==> garnet: inputs <==
// attitude_estimation
module attitude_estimation(
    input clk,
    input reset,
    output SCLK,
    output MOSI,
    input  MISO_G,
    output SS_G,
    input  MISO_A,
    output SS_A,
    output [15:0] gyro_x,
    output [15:0] gyro_y,
    output [15:0] accl_x,
    output [15:0] accl_y,
    output [15:0] accl_z
    );
clock: 6.19 ns
lec_check: 0
abc_area: 1
cap_margin: 20
core_margin: 2
core_utilization: 72
cts_cluster_diameter: 384
cts_cluster_size: 100
place_density: 0.4
setup_slack_margin: 1.83
slew_margin: 20
run.sh (not shown) runs the stock make flow with config.mk's settings and CLKGATE_MAP_FILE=.
==> violet: changes against garnet <==
- ABC_AREA: 1 -> default
- CORE_UTILIZATION: 72 -> 65
- CTS_CLUSTER_DIAMETER: 384 -> default
- CTS_CLUSTER_SIZE: 100 -> default
- GPL_ROUTABILITY_DRIVEN: default -> 0
- GPL_TIMING_DRIVEN: default -> 1
- HOLD_SLACK_MARGIN: default -> 0.1
- PLACE_DENSITY: 0.4 -> default
- SETUP_SLACK_MARGIN: 1.83 -> default
==> flow/constraint.sdc (replaced) <==
create_clock -name core_clock -period 16.0 [get_ports {clk}]
set_input_delay 3.2000 -clock core_clock [delete_from_list [all_inputs] [get_ports {clk}]]
set_output_delay 3.2000 -clock core_clock [all_outputs]
set_load 0.01 [all_outputs]
==> results <==
item                                                             garnet       violet
Yosys Chip Area                                             43300 sq um  40200 sq um
Post-synthesis simple-gate area fraction                          24.7%        13.1%
Proportion of synthesized chip area in sequential cells           10.6%        11.4%
Number of cells produced by synthesis                              6093         4628
Die Size                                                    62100 sq um  63900 sq um
Proportion of synthesized area in mux cells                     0.0463%        3.47%
Total placed instance area                                  57500 sq um  41700 sq um
Count of unique library cells instantiated by Yosys                  72           90
Core region area                                            59200 sq um  61500 sq um
Dpl cells                                                          8288         5379
Number of standard cells reported by yosys                         6093         4628
Mapped Area                                                 43300 sq um  40200 sq um
FP Util                                                           73.0%        65.4%
Status                                                   did not finish  no timing/DRC/antenna violations
Stage where the flow stopped                                    4_1_cts            -
Synthesized-area fraction occupied by adder cells                 39.0%        41.9%
Y dimension of the die                                           249 um       253 um
Synthesized netlist net count                                      7217         5752
Average cell area after synthesis                            7.10 sq um   8.69 sq um


==> v25 <==
Starting RTL as in the previous note.
Settings: LEC_CHECK=0, ABC_AREA=1, CAP_MARGIN=20, CORE_MARGIN=2, CORE_UTILIZATION=72, CTS_CLUSTER_DIAMETER=384, CTS_CLUSTER_SIZE=100, PLACE_DENSITY_LB_ADDON=0.11, SETUP_SLACK_MARGIN=1.83, SLEW_MARGIN=20; clock period 6.19 ns.
==> inputs of v13, as changes to v25 <==
- ABC_AREA: 1 -> unset
- CTS_CLUSTER_DIAMETER: 384 -> 291
- CTS_CLUSTER_SIZE: 100 -> unset
- MAX_ROUTING_LAYER: unset -> met4
- PLACE_DENSITY: unset -> 0.66
- PLACE_DENSITY_LB_ADDON: 0.11 -> unset
- SETUP_SLACK_MARGIN: 1.83 -> unset
==> flow/constraint.sdc (replaced) <==
create_clock -name core_clock -period 10.8 [get_ports {clk}]
set_input_delay 2.1600 -clock core_clock [delete_from_list [all_inputs] [get_ports {clk}]]
set_output_delay 2.1600 -clock core_clock [all_outputs]
set_load 0.01 [all_outputs]
==> summary of the runs <==
v25 failed in detailed placement on DPL-0033. v13 finished but fails on capacitance limit, slew limit, setup timing. Between v25 and v13, the lower die area is in v13 (gap 7.4%, measured against v13). Synthesized cell count: v25 is larger than v13 (32%). Synthesized area: v13 is smaller than v25 (7.0%).
==> figures <==
                                                                                            v13                 v25
Post-synthesis instance total                                                              4628                6093
Yosys-reported design area after synthesis                                          40200 sq um         43300 sq um
Die width                                                                                240 um              249 um
Adder-cell area share of the yosys netlist                                                41.9%               39.0%
Post-synthesis xor/xnor area fraction                                                     8.83%               5.06%
Post-synthesis mux area share                                                             3.47%             0.0463%
Post-Synthesis Cell Area                                                            40200 sq um         43300 sq um
Seq/Total Area, Yosys                                                                     11.4%               10.6%
Status                                                                          failed layout checks      did not finish
Stage where the flow stopped                                                                  -  detailed placement
Reasons for failing layout checks                   capacitance limit, slew limit, setup timing                   -
Synthesized area divided by synthesized cell count                                   8.69 sq um          7.10 sq um
Area of the core                                                                    55200 sq um         59200 sq um
Aoi share                                                                                 13.0%               8.76%
Cell variety after synth                                                                     90                  72
Net count after synthesis                                                                  5752                7217
Chip area                                                                           57800 sq um         62100 sq um
Simple-gate portion of the synthesized area                                               13.1%               24.7%


==> run a <==
Starting RTL as in the previous note.
export LEC_CHECK = 0
export CAP_MARGIN = 20
export CELL_PAD_IN_SITES_DETAIL_PLACEMENT = 1
export CELL_PAD_IN_SITES_GLOBAL_PLACEMENT = 1
export CORE_MARGIN = 2
export CORE_UTILIZATION = 40
export GPL_ROUTABILITY_DRIVEN = 0
export PLACE_DENSITY = 0.87
export SLEW_MARGIN = 20
export TNS_END_PERCENT = 80
create_clock -name core_clock -period 12.0 [get_ports {clk}]
==> inputs of run b, as changes to run a <==
ABC_AREA = 1   (was not set)
CELL_PAD_IN_SITES_DETAIL_PLACEMENT = not set   (was 1)
CELL_PAD_IN_SITES_GLOBAL_PLACEMENT = not set   (was 1)
CORE_UTILIZATION = 70   (was 40)
CTS_CLUSTER_DIAMETER = 206   (was not set)
GPL_ROUTABILITY_DRIVEN = not set   (was 0)
PLACE_DENSITY = not set   (was 0.87)
PLACE_DENSITY_LB_ADDON = 0.01   (was not set)
TNS_END_PERCENT = not set   (was 80)
==> flow/constraint.sdc (replaced) <==
create_clock -name core_clock -period 10.9 [get_ports {clk}]
set_input_delay 2.1800 -clock core_clock [delete_from_list [all_inputs] [get_ports {clk}]]
set_output_delay 2.1800 -clock core_clock [all_outputs]
set_load 0.01 [all_outputs]
==> results <==
|  | run a | run b |
|---|---|---|
| Result of the run | complete, but fails checks | no timing/DRC/antenna violations |
| Reasons for failing layout checks | setup timing | - |
| Filler cell count in the final layout | 11.5k | 4649 |
| Per-instance average area after synthesis | 8.69 um^2 | 7.10 um^2 |
| CTS Buf Count | 29 | 27 |
| DRT iter0 DRCs | 2443 | 3228 |
| Worst skew pair latency | 640 ps | 600 ps |
| Reg2reg end | preprocessor.Unit_Delay_out1[13] | preprocessor.Unit_Delay4_out1[8] |
| Logic cell area | 33900 um^2 | 34400 um^2 |
| Placed instance area | 43800 um^2 | 45100 um^2 |
| Largest voltage drop on the vdd net | 0.000111 V | 0.0000845 V |
| Seq share, synth | 0.114 | 0.106 |
| Count of placed standard cells including taps | 6083 | 6936 |
| Detailed-route wire length on metal 1 | 54.5 mm | 49.2 mm |
| Worst setup timing slack at the placement stage | -687 ps | -101 ps |
| Combinational gate count | 3520 | 4510 |
| Reg-to-Reg Start | bridge.register_buffer[93] | bridge.register_buffer[7] |
